Setup of build 11:
## WcaUpConverter
module WcaUpConverter
(
	input              	clock,
	input              	reset,
	input              	enable,
	input  	wire [7:0]  	cfg,				 
	input  	wire       		strobe_cic,   	 
	input  	wire [31:0] 	phase_cordic, 	 
	input		wire [3:0]  	log2_rate,
	input	  wire			strobe_if,
	input   wire	[31:0] iq_bb_in,
	output  reg		[23:0] iq_if_out
  );
Size: ~75000 um^2 of cells after synthesis.
==> flow/config.mk <==
export PLATFORM = sky130hd
export DESIGN_NAME = WcaUpConverter
export DESIGN_NICKNAME = WcaUpConverter
export VERILOG_FILES = /design/flow/design.v
export SDC_FILE = /design/flow/constraint.sdc
export NUM_CORES = 4
export LEC_CHECK = 0
export ABC_AREA = 0
export CAP_MARGIN = 35
export CELL_PAD_IN_SITES_DETAIL_PLACEMENT = 1
export CELL_PAD_IN_SITES_GLOBAL_PLACEMENT = 1
export CORE_ASPECT_RATIO = 0.54
export CORE_MARGIN = 4
export CORE_UTILIZATION = 69
export CTS_CLUSTER_DIAMETER = 303
export GPL_ROUTABILITY_DRIVEN = 1
export GPL_TIMING_DRIVEN = 1
export MAX_ROUTING_LAYER = met5
export MIN_ROUTING_LAYER = met1
export PLACE_DENSITY_LB_ADDON = 0.05
export SETUP_SLACK_MARGIN = 0.3
export SLEW_MARGIN = 10
export TNS_END_PERCENT = 85
==> flow/constraint.sdc <==
create_clock -name core_clock -period 3.0 [get_ports {clock}]
set_input_delay 0.6000 -clock core_clock [delete_from_list [all_inputs] [get_ports {clock}]]
set_output_delay 0.6000 -clock core_clock [all_outputs]
set_load 0.01 [all_outputs]
run.sh (not shown) runs the stock make flow with config.mk's settings and CLKGATE_MAP_FILE=.
Tool error FLW-0024 stopped build 11 during global placement without I/O (3_1_place_gp_skip_io); no final results.
Changes in build 64 relative to build 11:
# build 11
export LEC_CHECK = 0
export ABC_AREA = 0
export CAP_MARGIN = 35
export CELL_PAD_IN_SITES_DETAIL_PLACEMENT = 1
export CELL_PAD_IN_SITES_GLOBAL_PLACEMENT = 1
export CORE_ASPECT_RATIO = 0.54
export CORE_MARGIN = 4
export CORE_UTILIZATION = 69
export CTS_CLUSTER_DIAMETER = 303
export GPL_ROUTABILITY_DRIVEN = 1
export GPL_TIMING_DRIVEN = 1
export MAX_ROUTING_LAYER = met5
export MIN_ROUTING_LAYER = met1
export PLACE_DENSITY_LB_ADDON = 0.05
export SETUP_SLACK_MARGIN = 0.3
export SLEW_MARGIN = 10
export TNS_END_PERCENT = 85
create_clock -name core_clock -period 3.0 [get_ports {clock}]
# build 64
export LEC_CHECK = 0
export CAP_MARGIN = 20
export CORE_MARGIN = 2
export CORE_UTILIZATION = 31
export SLEW_MARGIN = 20
create_clock -name core_clock -period 5.3 [get_ports {clock}]
### Flow results
- Looking at the reports, build 64 completed the entire flow and the layout it produced met the timing, design-rule and antenna checks.
- Delta (build 64 minus build 11): simple-gate share of the synthesized area closely matched the old numbers, number of nets at floorplan flat, row count +about 100%.
- Diff build 11 -> build 64: floorplan die height now larger, width of the chip now larger, synthesized cell count comparable.
- On build 64: starting density of the core is 39 points lower than what build 11 gave.
- Of the two candidates, build 11 has the better floorplan core area and build 64 the worse one.
- Die size deteriorates in build 64 relative to build 11.
Relative to build 64, the following input files were edited for build 3:
# build 64
export LEC_CHECK = 0
export CAP_MARGIN = 20
export CORE_MARGIN = 2
export CORE_UTILIZATION = 31
export SLEW_MARGIN = 20
create_clock -name core_clock -period 5.3 [get_ports {clock}]
# build 3
export LEC_CHECK = 0
export CAP_MARGIN = 20
export CORE_MARGIN = 2
export CORE_UTILIZATION = 72
export CTS_CLUSTER_DIAMETER = 390
export CTS_CLUSTER_SIZE = 10
export PLACE_DENSITY = 0.43
export SLEW_MARGIN = 20
create_clock -name core_clock -period 2.95 [get_ports {clock}]
==> results <==
Build 3 finished all stages; layout check result: FAIL, due to setup timing.
Cmp build 3 vs build 64: combined flip-flop and latch cell area higher in build 3
The combinational power number comes out higher for build 3 vs build 64.
Relative to build 64, build 3 degrades post-route cell area.
In build 3 the clock tree cell share of total cell area turned out 1.9 points lower than in build 64.
Build 3 ends up with a final critical-path share of the clock period that is 66 points higher than in build 64.
Between build 64 and build 3, the flow reports clock-buffer cell count decreasing by more than 10%.
Build 3 vs. build 64: worst setup slack went down by 2540 ps.
Between build 3 and build 64, the share of total power in combinational logic is higher for build 3.
Delta (build 3 minus build 64): sequential share of layout area fell by 2.8 points; worst slack on hold paths fell by 97 ps.
Here is what was changed in the inputs of build 97 compared with build 3.
# build 3
export LEC_CHECK = 0
export CAP_MARGIN = 20
export CORE_MARGIN = 2
export CORE_UTILIZATION = 72
export CTS_CLUSTER_DIAMETER = 390
export CTS_CLUSTER_SIZE = 10
export PLACE_DENSITY = 0.43
export SLEW_MARGIN = 20
create_clock -name core_clock -period 2.95 [get_ports {clock}]
# build 97
export LEC_CHECK = 0
export CAP_MARGIN = 20
export CORE_MARGIN = 2
export CORE_UTILIZATION = 72
export PLACE_DENSITY = 0.64
export SETUP_SLACK_MARGIN = -0.22
export SLEW_MARGIN = 20
create_clock -name core_clock -period 2.95 [get_ports {clock}]
==> results <==
Count of nets after finishing ends up lower on build 97.
sky130_fd_sc_hd__nor2b_1 as the standard cell with the maximum stage delay on the critical path was reported by build 3, and sky130_fd_sc_hd__dfxtp_1 by build 97.
Sequential share of power up 1.7 points in build 97 wrt build 3
In the flow results for build 97 and build 3, the global-route wire length before repair is smaller on build 97.
Layout checks on build 97: not met. Flow itself completed; violations: setup timing.
Build 97 against build 3: required arrival time at the worst endpoint now larger; number of detailed-routing iterations run before antenna repair has decreased.
Max-capacitance violation count: build 3 vs build 97 identical
Build 97 and build 3 ended up with roughly the same total half-perimeter wirelength after legalization and detailed placement.

---

run A:
Starting RTL as in the previous note.
==> flow/design.v (excerpt) <==
module WcaUpConverter
(
	input              	clock,
	input              	reset,
	input              	enable,
	input  	wire [7:0]  	cfg,				 
	input  	wire       		strobe_cic,   	 
	input  	wire [31:0] 	phase_cordic, 	 
	input		wire [3:0]  	log2_rate,
	input	  wire			strobe_if,
	input   wire	[31:0] iq_bb_in,
	output  reg		[23:0] iq_if_out
  );
make LEC_CHECK=0 ABC_AREA=0 CAP_MARGIN=20 CELL_PAD_IN_SITES_GLOBAL_PLACEMENT=0 CORE_MARGIN=2 CORE_UTILIZATION=70 CTS_CLUSTER_DIAMETER=373 MAX_ROUTING_LAYER=met4 MIN_ROUTING_LAYER=met1 PLACE_DENSITY=0.62 SETUP_SLACK_MARGIN=-0.12 SLEW_MARGIN=10 TNS_END_PERCENT=90 finish   # period 3.0 ns
Every stage of run A finished as expected; the final checks, on the other hand, flagged negative setup slack, which means the layout fails.
Edits applied to the flow inputs when going from run A to run B:
==> flow/config.mk <==
export PLATFORM = sky130hd
export DESIGN_NAME = WcaUpConverter
export DESIGN_NICKNAME = WcaUpConverter
export VERILOG_FILES = /design/flow/design.v
export SDC_FILE = /design/flow/constraint.sdc
export NUM_CORES = 4
export LEC_CHECK = 0
export CAP_MARGIN = 20
export CORE_MARGIN = 2
export CORE_UTILIZATION = 72
export CTS_CLUSTER_SIZE = 10
export SLEW_MARGIN = 20
==> flow/constraint.sdc <==
create_clock -name core_clock -period 3.75 [get_ports {clock}]
set_input_delay 0.7500 -clock core_clock [delete_from_list [all_inputs] [get_ports {clock}]]
set_output_delay 0.7500 -clock core_clock [all_outputs]
set_load 0.01 [all_outputs]
==> comparison <==
Final critical delay including setup and external delays: run A and run B compared, higher one is run B
Going from run A to run B, final-stage net count shrank by 758, sequential standard cell area held steady, global routing met1 resource utilization shrank by 0.91 points, worst setup slack grew by 0.45 ns.
Run B reports a lower number of violations reported at the end of detailed-routing iteration 0 than run A does.
Of run A and run B, only run B finishes the flow clean.
Run A completed end to end; final checks failed (negative setup slack).
Run B against run A: utilization decreased 5.3 points, maximum achievable frequency now sits lower.
For run C, these inputs were changed with respect to run B:
-- flow/config.mk --
<<< run B, line 7
export LEC_CHECK = 0
export CAP_MARGIN = 20
export CORE_MARGIN = 2
export CORE_UTILIZATION = 72
export CTS_CLUSTER_SIZE = 10
export SLEW_MARGIN = 20
>>> run C, line 7
export LEC_CHECK = 0
export CAP_MARGIN = 40
export CORE_MARGIN = 2
export CORE_UTILIZATION = 72
export PLACE_DENSITY = 0.64
export SETUP_SLACK_MARGIN = 0.67
export SLEW_MARGIN = 20
==> flow/constraint.sdc <==
create_clock -name core_clock -period 2.95 [get_ports {clock}]
set_input_delay 0.5900 -clock core_clock [delete_from_list [all_inputs] [get_ports {clock}]]
set_output_delay 0.5900 -clock core_clock [all_outputs]
set_load 0.01 [all_outputs]
Notes after the runs:
Run C did not finish: a tool error stopped it during global routing. Placer's final routability congestion estimate is higher on run C. Run B → run C: mean instance size in the synthesized netlist held, core utilization before placement shows no meaningful change. Die area: run C vs run B identical. Number of CTS-inserted buffers ends up lower on run C.
## Diff of input files: run D against run C
-- flow/config.mk --
<<< run C, line 7
export LEC_CHECK = 0
export CAP_MARGIN = 40
export CORE_MARGIN = 2
export CORE_UTILIZATION = 72
export PLACE_DENSITY = 0.64
export SETUP_SLACK_MARGIN = 0.67
export SLEW_MARGIN = 20
>>> run D, line 7
export LEC_CHECK = 0
export CAP_MARGIN = 20
export CORE_MARGIN = 2
export CORE_UTILIZATION = 40
export SLEW_MARGIN = 20
==> flow/constraint.sdc <==
create_clock -name core_clock -period 8.0 [get_ports {clock}]
set_input_delay 1.6000 -clock core_clock [delete_from_list [all_inputs] [get_ports {clock}]]
set_output_delay 1.6000 -clock core_clock [all_outputs]
set_load 0.01 [all_outputs]
- Run D completed every stage of the flow, and the final layout passed the timing, design-rule and antenna checks.
- As far as synthesized cell count goes, run D and run C are indistinguishable; the numbers are identical.
- Count of clock tree sinks: run D vs run C identical
- The die of run D is larger than the one used in run C.
- Against run C, vertical die dimension in run D rose by more than a quarter.
- Relative to run C, run D improves setup slack at placement.
- Comparing run C and run D, the lower total placed cells including tap cells is on run C.
Power and IR drop assume default switching activity.
